Setup of garnet:
Design rotational_cordic, start of the top module:
module rotational_cordic (
  output logic data_out_rot,
  output logic [15:0] xprime,
  output logic [15:0] yprime,
  input logic [15:0] x,
  input logic [15:0] y,
  input logic [15:0] theta,
  input logic clk, reset, start
);
parameter logic [255:0] rot_lut = {
	16'd12868,	 
	16'd7596,	 
	16'd4014,	 
	16'd2037,	 
	16'd1023,	 
	16'd512,	 
	16'd256,	 
	16'd128,	 
	16'd64,		 
	16'd32,		 
	16'd16,		 
	16'd8,		 
	16'd4,		 
	16'd2,		 
	16'd1,		 
	16'd0		 
};
parameter k = 0.607252935;
parameter int k_scaled = 9949;	 
parameter stages = 16;
parameter n = 16;
logic signed [n:0] r_x[stages], r_y[stages];
logic signed [15:0] r_theta[stages];
logic r_data_out[stages];
assign r_x[0] = {x[15], x};
assign r_y[0] = {y[15], y};
assign r_theta[0] = theta;
assign r_data_out[0] = start;
logic signed [n:0] x_out[stages], y_out[stages];
logic signed [15:0] theta_out[stages];
assign data_out_rot = r_data_out[stages - 1];
logic signed [n:0] x_prime, y_prime;
assign x_prime = x_out[stages - 1] * k_scaled /  (1 << 14);
assign y_prime = y_out[stages - 1] * k_scaled /  (1 << 14);
assign xprime = {x_prime[n], x_prime[n - 2:0]};
  ...
==> flow/config.mk <==
export PLATFORM = sky130hd
export DESIGN_NAME = rotational_cordic
export DESIGN_NICKNAME = rotational_cordic
export VERILOG_FILES = /design/flow/design.v
export SDC_FILE = /design/flow/constraint.sdc
export NUM_CORES = 4
export LEC_CHECK = 0
export CAP_MARGIN = 20
export CORE_MARGIN = 2
export CORE_UTILIZATION = 71
export CTS_CLUSTER_DIAMETER = 36
export CTS_CLUSTER_SIZE = 19
export PLACE_DENSITY_LB_ADDON = 0.28
export SETUP_SLACK_MARGIN = -0.96
export SLEW_MARGIN = 20
==> flow/constraint.sdc <==
create_clock -name core_clock -period 11.2 [get_ports {clk}]
set_input_delay 2.2400 -clock core_clock [delete_from_list [all_inputs] [get_ports {clk}]]
set_output_delay 2.2400 -clock core_clock [all_outputs]
set_load 0.01 [all_outputs]
run.sh (not shown) runs the stock make flow with config.mk's settings and CLKGATE_MAP_FILE=.
Although it ran to completion, garnet produced a layout that fails the final checks because of setup timing.
[inputs] cedar vs garnet
# garnet
export LEC_CHECK = 0
export CAP_MARGIN = 20
export CORE_MARGIN = 2
export CORE_UTILIZATION = 71
export CTS_CLUSTER_DIAMETER = 36
export CTS_CLUSTER_SIZE = 19
export PLACE_DENSITY_LB_ADDON = 0.28
export SETUP_SLACK_MARGIN = -0.96
export SLEW_MARGIN = 20
create_clock -name core_clock -period 11.2 [get_ports {clk}]
# cedar
export LEC_CHECK = 0
export CAP_MARGIN = 20
export CORE_MARGIN = 2
export CORE_UTILIZATION = 33
export SLEW_MARGIN = 20
create_clock -name core_clock -period 16.1 [get_ports {clk}]
==> comparison <==
As far as post-synth net total goes, garnet and cedar are indistinguishable; the numbers are identical.
cedar reports its start point of the critical path as r_y[15][15]$_DFF_PP0_ while garnet reports r_theta[15][15]$_DFF_PP0_.
Final cell area: cedar below garnet
From garnet to cedar the numbers moved as follows: worst-skew pair later-pin latency moved down; met3 layer wire length in the routed design saw a decrease; transition time at the pin with the least slew margin went down by 0.055 ns; number of antenna violations at the first check in global routing fell by 4; die area has increased.
cedar completed end to end with timing, DRC and antenna clean.
The inputs of xenon differ from those of cedar as listed below.
# cedar
export LEC_CHECK = 0
export CAP_MARGIN = 20
export CORE_MARGIN = 2
export CORE_UTILIZATION = 33
export SLEW_MARGIN = 20
create_clock -name core_clock -period 16.1 [get_ports {clk}]
# xenon
export LEC_CHECK = 0
export CAP_MARGIN = 20
export CORE_MARGIN = 2
export CORE_UTILIZATION = 68
export CTS_CLUSTER_SIZE = 96
export SETUP_SLACK_MARGIN = 2.23
export SLEW_MARGIN = 20
export TNS_END_PERCENT = 15
create_clock -name core_clock -period 7.77 [get_ports {clk}]
Findings:
xenon: complete, dirty (setup timing). xenon vs. cedar: multi-input logic area went up by about 2.8%. Via count (cedar / xenon): 0.931. Delta(area added between synthesis and finish, xenon - cedar) > 0. Compared with cedar, xenon shows total met2 wirelength after detailed routing higher by about 5.6%. Comparing cedar and xenon, vertical extent of the die is higher on cedar. Total non-filler cell area in the finished layout (lower): cedar. Lower utilization of the core after routing goes to cedar over xenon.
Here is what was changed in the inputs of violet compared with xenon.
# xenon
export LEC_CHECK = 0
export CAP_MARGIN = 20
export CORE_MARGIN = 2
export CORE_UTILIZATION = 68
export CTS_CLUSTER_SIZE = 96
export SETUP_SLACK_MARGIN = 2.23
export SLEW_MARGIN = 20
export TNS_END_PERCENT = 15
create_clock -name core_clock -period 7.77 [get_ports {clk}]
# violet
export LEC_CHECK = 0
export ABC_AREA = 1
export CAP_MARGIN = 20
export CORE_MARGIN = 2
export CORE_UTILIZATION = 72
export CTS_CLUSTER_DIAMETER = 209
export SETUP_SLACK_MARGIN = 1.84
export SLEW_MARGIN = 20
create_clock -name core_clock -period 7.06 [get_ports {clk}]
### Flow results
Across violet and xenon, no clean finish was achieved. Although xenon finished all stages, its layout failed final checks on setup timing. Xor-xnor portion of the synthesized cell area was higher in xenon than in violet. Compared to xenon, violet has non-clock buffer count 48 higher. On cell area after technology mapping, xenon beats violet. Summary: with xenon as the reference, multi-input logic cell count in violet moved up by more than 10%. The final clock period utilization by the worst path in violet sits 1.5 points above the value recorded for xenon. violet falls short of xenon in smallest hold slack. When violet is set beside xenon, its global-route usage turns out to be 9.6 points larger. Cmp violet and xenon / final total negative setup slack / lower: xenon.

---

Starting RTL as in the previous note.
Settings: LEC_CHECK=0, CAP_MARGIN=20, CELL_PAD_IN_SITES_GLOBAL_PLACEMENT=1, CORE_MARGIN=4, CORE_UTILIZATION=32, CTS_CLUSTER_DIAMETER=378, GPL_ROUTABILITY_DRIVEN=1, GPL_TIMING_DRIVEN=1, MIN_ROUTING_LAYER=met2, PLACE_DENSITY=0.42, SETUP_SLACK_MARGIN=1.36, SLEW_MARGIN=40, TNS_END_PERCENT=70; clock period 14.5 ns.
The baseline passed the timing, design-rule and antenna checks.
Next try:
==> flow/config.mk (replaced) <==
export PLATFORM = sky130hd
export DESIGN_NAME = rotational_cordic
export DESIGN_NICKNAME = rotational_cordic
export VERILOG_FILES = /design/flow/design.v
export SDC_FILE = /design/flow/constraint.sdc
export NUM_CORES = 4
export LEC_CHECK = 0
export CAP_MARGIN = 20
export CORE_MARGIN = 2
export CORE_UTILIZATION = 68
export CTS_CLUSTER_SIZE = 96
export SLEW_MARGIN = 20
export TNS_END_PERCENT = 35
==> flow/constraint.sdc (replaced) <==
create_clock -name core_clock -period 4.34 [get_ports {clk}]
set_input_delay 0.8680 -clock core_clock [delete_from_list [all_inputs] [get_ports {clk}]]
set_output_delay 0.8680 -clock core_clock [all_outputs]
set_load 0.01 [all_outputs]
- With this change the flow ran to the end with violations: setup timing
- cell area rises by 1.4%
- die size falls by 53%
- area after synthesis is unchanged

---

rotational_cordic again, from the RTL that the note above started with.
clock: 7.06 ns
lec_check: 0
abc_area: 1
cap_margin: 15
core_aspect_ratio: 0.52
core_margin: 2
core_utilization: 72
cts_cluster_diameter: 209
cts_cluster_size: 22
hold_slack_margin: -0.07
setup_slack_margin: 1.84
slew_margin: 20
The first run finished but failed the layout checks on negative setup slack.
Next try:
==> flow/config.mk (replaced) <==
export PLATFORM = sky130hd
export DESIGN_NAME = rotational_cordic
export DESIGN_NICKNAME = rotational_cordic
export VERILOG_FILES = /design/flow/design.v
export SDC_FILE = /design/flow/constraint.sdc
export NUM_CORES = 4
export LEC_CHECK = 0
export CAP_MARGIN = 20
export CORE_MARGIN = 2
export CORE_UTILIZATION = 71
export CTS_CLUSTER_DIAMETER = 36
export CTS_CLUSTER_SIZE = 19
export PLACE_DENSITY_LB_ADDON = 0.28
export SETUP_SLACK_MARGIN = -0.96
export SLEW_MARGIN = 20
==> flow/constraint.sdc (replaced) <==
create_clock -name core_clock -period 11.1 [get_ports {clk}]
set_input_delay 2.2200 -clock core_clock [delete_from_list [all_inputs] [get_ports {clk}]]
set_output_delay 2.2200 -clock core_clock [all_outputs]
set_load 0.01 [all_outputs]
The changed run finished with negative setup slack left.
Via count decreases by about a fifth.
Area after synthesis drops by a few percent.
Worst setup slack gets better by 3.1 ns.
Routed wire length went down by a quarter to a third.
Next try:
==> flow/config.mk (replaced) <==
export PLATFORM = sky130hd
export DESIGN_NAME = rotational_cordic
export DESIGN_NICKNAME = rotational_cordic
export VERILOG_FILES = /design/flow/design.v
export SDC_FILE = /design/flow/constraint.sdc
export NUM_CORES = 4
export LEC_CHECK = 0
export ABC_AREA = 1
export CAP_MARGIN = 20
export CORE_MARGIN = 2
export CORE_UTILIZATION = 72
export CTS_CLUSTER_DIAMETER = 209
export CTS_CLUSTER_SIZE = 22
export HOLD_SLACK_MARGIN = -0.07
export SETUP_SLACK_MARGIN = 1.84
export SLEW_MARGIN = 20
==> flow/constraint.sdc (replaced) <==
create_clock -name core_clock -period 7.06 [get_ports {clk}]
set_input_delay 1.4120 -clock core_clock [delete_from_list [all_inputs] [get_ports {clk}]]
set_output_delay 1.4120 -clock core_clock [all_outputs]
set_load 0.01 [all_outputs]
Result: The changed run completed and failed the layout checks on negative setup slack. Worst setup slack is worse by 2.2 ns. Area after synthesis climbs by 2.9%.
Next try:
==> flow/config.mk (replaced) <==
export PLATFORM = sky130hd
export DESIGN_NAME = rotational_cordic
export DESIGN_NICKNAME = rotational_cordic
export VERILOG_FILES = /design/flow/design.v
export SDC_FILE = /design/flow/constraint.sdc
export NUM_CORES = 4
export LEC_CHECK = 0
export CAP_MARGIN = 20
export CORE_MARGIN = 2
export CORE_UTILIZATION = 68
export SLEW_MARGIN = 20
==> flow/constraint.sdc (replaced) <==
create_clock -name core_clock -period 7.77 [get_ports {clk}]
set_input_delay 1.5540 -clock core_clock [delete_from_list [all_inputs] [get_ports {clk}]]
set_output_delay 1.5540 -clock core_clock [all_outputs]
set_load 0.01 [all_outputs]
=> The changed run produced a layout that fails on negative setup slack; utilization fell by 3.8 points; via count is lower by about a fifth; synthesized area decreases by a few percent; synthesized cell count shrinks by about a fifth; die area came out higher by a few percent; global-route usage fell by 6.5 points; wire length is lower by about a fifth; final cell count is lower by roughly a tenth; count of clock-buffer cells in the layout is higher by 65; critical path depth came out lower by 2.
Next try:
--- a/flow/config.mk
+++ b/flow/config.mk
@@ -8,4 +8,8 @@
 export CAP_MARGIN = 20
 export CORE_MARGIN = 2
-export CORE_UTILIZATION = 68
+export CORE_UTILIZATION = 72
+export CTS_CLUSTER_DIAMETER = 36
+export CTS_CLUSTER_SIZE = 19
+export PLACE_DENSITY_LB_ADDON = 0.28
+export SETUP_SLACK_MARGIN = -0.96
 export SLEW_MARGIN = 20
==> flow/constraint.sdc (replaced) <==
create_clock -name core_clock -period 11.1 [get_ports {clk}]
set_input_delay 2.2200 -clock core_clock [delete_from_list [all_inputs] [get_ports {clk}]]
set_output_delay 2.2200 -clock core_clock [all_outputs]
set_load 0.01 [all_outputs]
=> The new run ran to the end with violations: negative setup slack; die size goes down by 5.5%; non-clock buffer count falls by 196; core utilization grows by 2.8 points; routed wire length is higher by 7.1%; via count grows by 3.2%; clock skew grows by 0.065 ns.
Next try:
--- a/flow/config.mk
+++ b/flow/config.mk
@@ -8,8 +8,4 @@
 export CAP_MARGIN = 20
 export CORE_MARGIN = 2
-export CORE_UTILIZATION = 72
-export CTS_CLUSTER_DIAMETER = 36
-export CTS_CLUSTER_SIZE = 19
-export PLACE_DENSITY_LB_ADDON = 0.28
-export SETUP_SLACK_MARGIN = -0.96
+export CORE_UTILIZATION = 40
 export SLEW_MARGIN = 20
==> flow/constraint.sdc (replaced) <==
create_clock -name core_clock -period 12.7 [get_ports {clk}]
set_input_delay 2.5400 -clock core_clock [delete_from_list [all_inputs] [get_ports {clk}]]
set_output_delay 2.5400 -clock core_clock [all_outputs]
set_load 0.01 [all_outputs]
Result: With this change the flow produced a clean layout. Design area goes down slightly. First-iteration DRC count goes down by well over a third. Sequential share of layout area goes up by 0.45 points. Setup slack gains 1.3 ns. Non-clock buffer count goes down by 253.
